==> flow/design.v (excerpt) <==
module money_clicker(clk, rst, key_data, key_valid, tick, money, asset, HEX0, HEX1, HEX2, HEX3, HEX4, HEX5);
export LEC_CHECK = 0
export CAP_MARGIN = 35
export CELL_PAD_IN_SITES_DETAIL_PLACEMENT = 1
export CORE_MARGIN = 2
export CORE_UTILIZATION = 40
export SLEW_MARGIN = 15
create_clock -name core_clock -period 25.0 [get_ports {clk}]
run.sh (not shown) runs the stock make flow with config.mk's settings and CLKGATE_MAP_FILE=.
The baseline passed the timing, DRC and antenna checks.
Change:
- ABC_AREA: not set -> 1
- CAP_MARGIN: 35 -> 30
- CELL_PAD_IN_SITES_DETAIL_PLACEMENT: 1 -> 2
- CORE_MARGIN: 2 -> 7
- GPL_ROUTABILITY_DRIVEN: not set -> 1
- MIN_ROUTING_LAYER: not set -> met2
- SETUP_SLACK_MARGIN: not set -> 3.12
- SLEW_MARGIN: 15 -> 40
- TNS_END_PERCENT: not set -> 55
This time the run stopped in 5_1_grt. Synthesized cell count falls by a few percent. Area after synthesis went down by about a fifth. Die area goes down by a little under a tenth.
Change:
- ABC_AREA: 1 -> 0
- CAP_MARGIN: 30 -> 20
- CELL_PAD_IN_SITES_DETAIL_PLACEMENT: 2 -> not set
- CELL_PAD_IN_SITES_GLOBAL_PLACEMENT: not set -> 1
- CORE_MARGIN: 7 -> 2
- CTS_CLUSTER_DIAMETER: not set -> 77
- CTS_CLUSTER_SIZE: not set -> 100
- GPL_ROUTABILITY_DRIVEN: 1 -> not set
- MIN_ROUTING_LAYER: met2 -> not set
- SETUP_SLACK_MARGIN: 3.12 -> not set
- SLEW_MARGIN: 40 -> 5
- TNS_END_PERCENT: 55 -> not set
What happened:
- The changed run finished with timing, DRC and antenna clean
- die size came out higher by about 8%
- synthesized cell count is higher by 5.3%
- area after synthesis is higher by about 18%
Change:
- ABC_AREA: 0 -> not set
- CELL_PAD_IN_SITES_GLOBAL_PLACEMENT: 1 -> not set
- CORE_UTILIZATION: 40 -> 66
- CTS_CLUSTER_DIAMETER: 77 -> not set
- CTS_CLUSTER_SIZE: 100 -> not set
- SETUP_SLACK_MARGIN: not set -> -1.27
- SLEW_MARGIN: 5 -> 20
- clock period: 25.0 -> 19.3 ns (I/O delays scaled with it)
Effect:
- The changed run reached the layout checks and failed them: setup timing
- count of clock-buffer cells in the layout rises by 1
- synthesized cell count stays the same
- cell area climbs by 10%

## P
Starting RTL as in the previous note.
export LEC_CHECK = 0
export ABC_AREA = 1
export CAP_MARGIN = 20
export CORE_MARGIN = 2
export CORE_UTILIZATION = 72
export CTS_CLUSTER_DIAMETER = 238
export MAX_ROUTING_LAYER = met4
export PLACE_DENSITY_LB_ADDON = 0.2
export SETUP_SLACK_MARGIN = 5.0
export SLEW_MARGIN = 20
create_clock -name core_clock -period 21.6 [get_ports {clk}]
Status(P) = ERROR, stage = global routing
#### Input delta (Q over P)
Settings: CORE_UTILIZATION: 72 -> 67; SETUP_SLACK_MARGIN: 5.0 -> unset; CTS_CLUSTER_SIZE: unset -> 96; PLACE_DENSITY_LB_ADDON: 0.2 -> unset; CTS_CLUSTER_DIAMETER: 238 -> unset; MAX_ROUTING_LAYER: met4 -> unset; the clock period (ns, I/O delays scaled along): 21.6 -> 31.3.
Findings:
Delta(height of the die, Q - P) > 0. In the reports for Q and P, the larger number of cell rows belongs to Q. Going from P to Q, gate count after technology mapping about even; number of post-CTS setup repair buffers decreased 136. Having completed the whole flow, Q delivered a layout that passed the timing, DRC and antenna checks.
Setup changes, Q to R
Settings: changing CORE_UTILIZATION from 67 to 72; setting CTS_CLUSTER_DIAMETER to 238 for the first time; removing CTS_CLUSTER_SIZE (formerly 96); setting PLACE_DENSITY_LB_ADDON to 0.2 for the first time; changing the clock period (ns, I/O delays scaled along) from 31.3 to 21.6.
--- outcome ---
- Having completed the whole flow, R delivered a layout that passed the timing, DRC and antenna checks.
- R and Q ended up with roughly the same final clock skew.
- Taking Q as the reference, in R filler cell count in the final layout shrank by 14%; worst setup slack -7.59 ns.
- Looking at capturing instance or port of the critical path, the HEX5[5] result is from Q; the HEX5[3] one comes from R.
- Changes observed in R relative to Q: maximum buffer depth of the clock tree has remained practically unchanged; global-route usage rose by 2.3 points.
- R gives less maximum fanout encountered on the critical timing path than Q did.
Changes in S relative to R:
Settings: SETUP_SLACK_MARGIN: unset -> 5.0; CTS_CLUSTER_SIZE: unset -> 100; PLACE_DENSITY_LB_ADDON: 0.2 -> 0.08.
==> comparison <==
Status: S FAILED at global routing (tool error). S vs. R: setup slack after placement up 0.54 ns; synthesized netlist cell count flat; number of buffers added to fix hold violations after cts flat; count of buffers added by post-CTS timing repair for setup up 119; number of top-level design ports flat. Between S and R, the cell area reported after detailed placement does not differ in any meaningful way.
Input changes introduced in T (baseline for comparison: S):
Settings: CTS_CLUSTER_DIAMETER no longer set, was 238; ABC_AREA no longer set, was 1; SETUP_SLACK_MARGIN no longer set, was 5.0; CORE_UTILIZATION now 40, was 72; PLACE_DENSITY_LB_ADDON no longer set, was 0.08; CTS_CLUSTER_SIZE no longer set, was 100; the clock period (ns, I/O delays scaled along) now 25.0, was 21.6.
### Flow results
- | adder-cell area share of the yosys netlist | T vs S | 1.6 points lower |
- T vs S: summed standard-cell area reported by yosys up in T
- T vs S: parity-gate share of the synthesized area counting xor and xnor cells down in T
- No stage failed in T, and the final checks on the layout all came back clean.

money_clicker again, from the RTL that the note above started with.
Settings: LEC_CHECK=0, CAP_MARGIN=25, CORE_ASPECT_RATIO=1.63, CORE_MARGIN=2, CORE_UTILIZATION=72, CTS_CLUSTER_SIZE=78, GPL_ROUTABILITY_DRIVEN=1, MAX_ROUTING_LAYER=met5, MIN_ROUTING_LAYER=met1, SETUP_SLACK_MARGIN=-1.52, SLEW_MARGIN=20; clock period 14.9 ns.
The first run failed in clock tree synthesis.
Rerun with:
Settings changed: CORE_UTILIZATION 72 to 45, GPL_TIMING_DRIVEN from default to 0, PLACE_DENSITY_LB_ADDON from default to 0.03, SETUP_SLACK_MARGIN -1.52 to 1.11.
Clock period 14.9 ns to 13.3 ns, I/O delays scaled along.
After rerunning: This time the run reached the layout checks and failed them: negative setup slack; die size goes up by 59%; synthesized cell count is unchanged; synthesized area is unchanged.
Rerun with:
Settings changed: CORE_UTILIZATION 45 to 20, CTS_CLUSTER_DIAMETER from default to 86, MIN_ROUTING_LAYER met1 to met2.
The changed run completed and failed the layout checks on negative setup slack; worst hold slack barely changes; global-route usage went down by 4.3 points; cell area went up by 6.3%; routed wire length went up by 25%; final cell count went up by 19%; critical path depth went down by 2; non-clock buffer count went up by 58; die size went up by 120%.
Rerun with:
Settings changed: ABC_AREA from default to 1, CAP_MARGIN 25 to 20, CORE_ASPECT_RATIO 1.63 to default, CORE_UTILIZATION 20 to 62, CTS_CLUSTER_DIAMETER 86 to 358, CTS_CLUSTER_SIZE 78 to 96, GPL_ROUTABILITY_DRIVEN 1 to default, GPL_TIMING_DRIVEN 0 to default, MAX_ROUTING_LAYER met5 to default, MIN_ROUTING_LAYER met2 to default, PLACE_DENSITY from default to 0.42, PLACE_DENSITY_LB_ADDON 0.03 to default, SETUP_SLACK_MARGIN 1.11 to default, TNS_END_PERCENT from default to 10.
Effect: The changed run produced a layout that fails on negative setup slack; worst hold slack is worse by 0.039 ns; cell area decreases by 21%.
Rerun with:
Settings changed: ABC_AREA 1 to default, CORE_UTILIZATION 62 to 40, CTS_CLUSTER_DIAMETER 358 to default, CTS_CLUSTER_SIZE 96 to default, PLACE_DENSITY 0.42 to default, TNS_END_PERCENT 10 to default.
Clock period 13.3 ns to 24.0 ns, I/O delays scaled along.
Effect: Now the flow passed the timing, DRC and antenna checks; flip-flop count stays the same; setup slack gains 4.5 ns; sequential share of layout area went up by 0.30 points; cell area went down by 3.0%; non-clock buffer count went down by 425; worst hold slack gains 0.035 ns.

Setup of job 5192:
Starting RTL as in the previous note.
clock: 13.3 ns
lec_check: 0
abc_area: 1
cap_margin: 10
cell_pad_in_sites_detail_placement: 2
core_aspect_ratio: 1.63
core_margin: 3
core_utilization: 48
cts_cluster_size: 78
gpl_routability_driven: 1
gpl_timing_driven: 0
max_routing_layer: met5
min_routing_layer: met2
place_density: 0.73
setup_slack_margin: 1.11
slew_margin: 20
Job 5192 did not run to completion, as it errored out during detailed placement (3_5_place_dp).
Input-level comparison between job 6048 and job 5192:
Settings: CAP_MARGIN: 10 -> 25; CORE_UTILIZATION: 48 -> 20; CELL_PAD_IN_SITES_DETAIL_PLACEMENT: 2 -> unset; PLACE_DENSITY: 0.73 -> unset; CTS_CLUSTER_DIAMETER: unset -> 143; CORE_MARGIN: 3 -> 2; PLACE_DENSITY_LB_ADDON: unset -> 0.11; ABC_AREA: 1 -> unset.
[summary]
As of job 6048, synthesized chip area reported by yosys had risen by more than 10% compared to job 5192. Nothing crashed in job 6048 and all stages finished; the problem is that the final layout failed, the offending checks being negative setup slack. Job 6048 vs. job 5192: post-synthesis adder-cell area fraction decreased 1.6 points, final estimated routing congestion in global placement fell by about 13%, die outline height increased 66%, mean post-synth cell area saw an increase. Job 6048 ended with more die span in x than job 5192. Comparing job 5192 and job 6048, the higher post-synthesis cell count was measured on job 6048. On cell area after synthesis, the higher figure sits with job 6048, not job 5192.
The inputs of job 6504 differ from those of job 6048 as listed below.
Settings: CELL_PAD_IN_SITES_DETAIL_PLACEMENT newly set to 2; PLACE_DENSITY_LB_ADDON removed (was 0.11); ABC_AREA newly set to 0; CELL_PAD_IN_SITES_GLOBAL_PLACEMENT newly set to 3; CORE_MARGIN changed from 2 to 3; CAP_MARGIN changed from 25 to 15; CTS_CLUSTER_DIAMETER removed (was 143); PLACE_DENSITY newly set to 0.73; CORE_UTILIZATION changed from 20 to 48.
==> results <==
- Of job 6048 and job 6504, none finishes clean.
- Completing all stages was not enough for job 6048: its layout failed the final checks because of negative setup slack.
- What ended job 6504 was a tool error in global placement without I/O (3_1_place_gp_skip_io); the run never finished.
- Against job 6048, area of the core region in job 6504 came out better.
- Area fraction in mux cells: job 6504 vs job 6048 identical
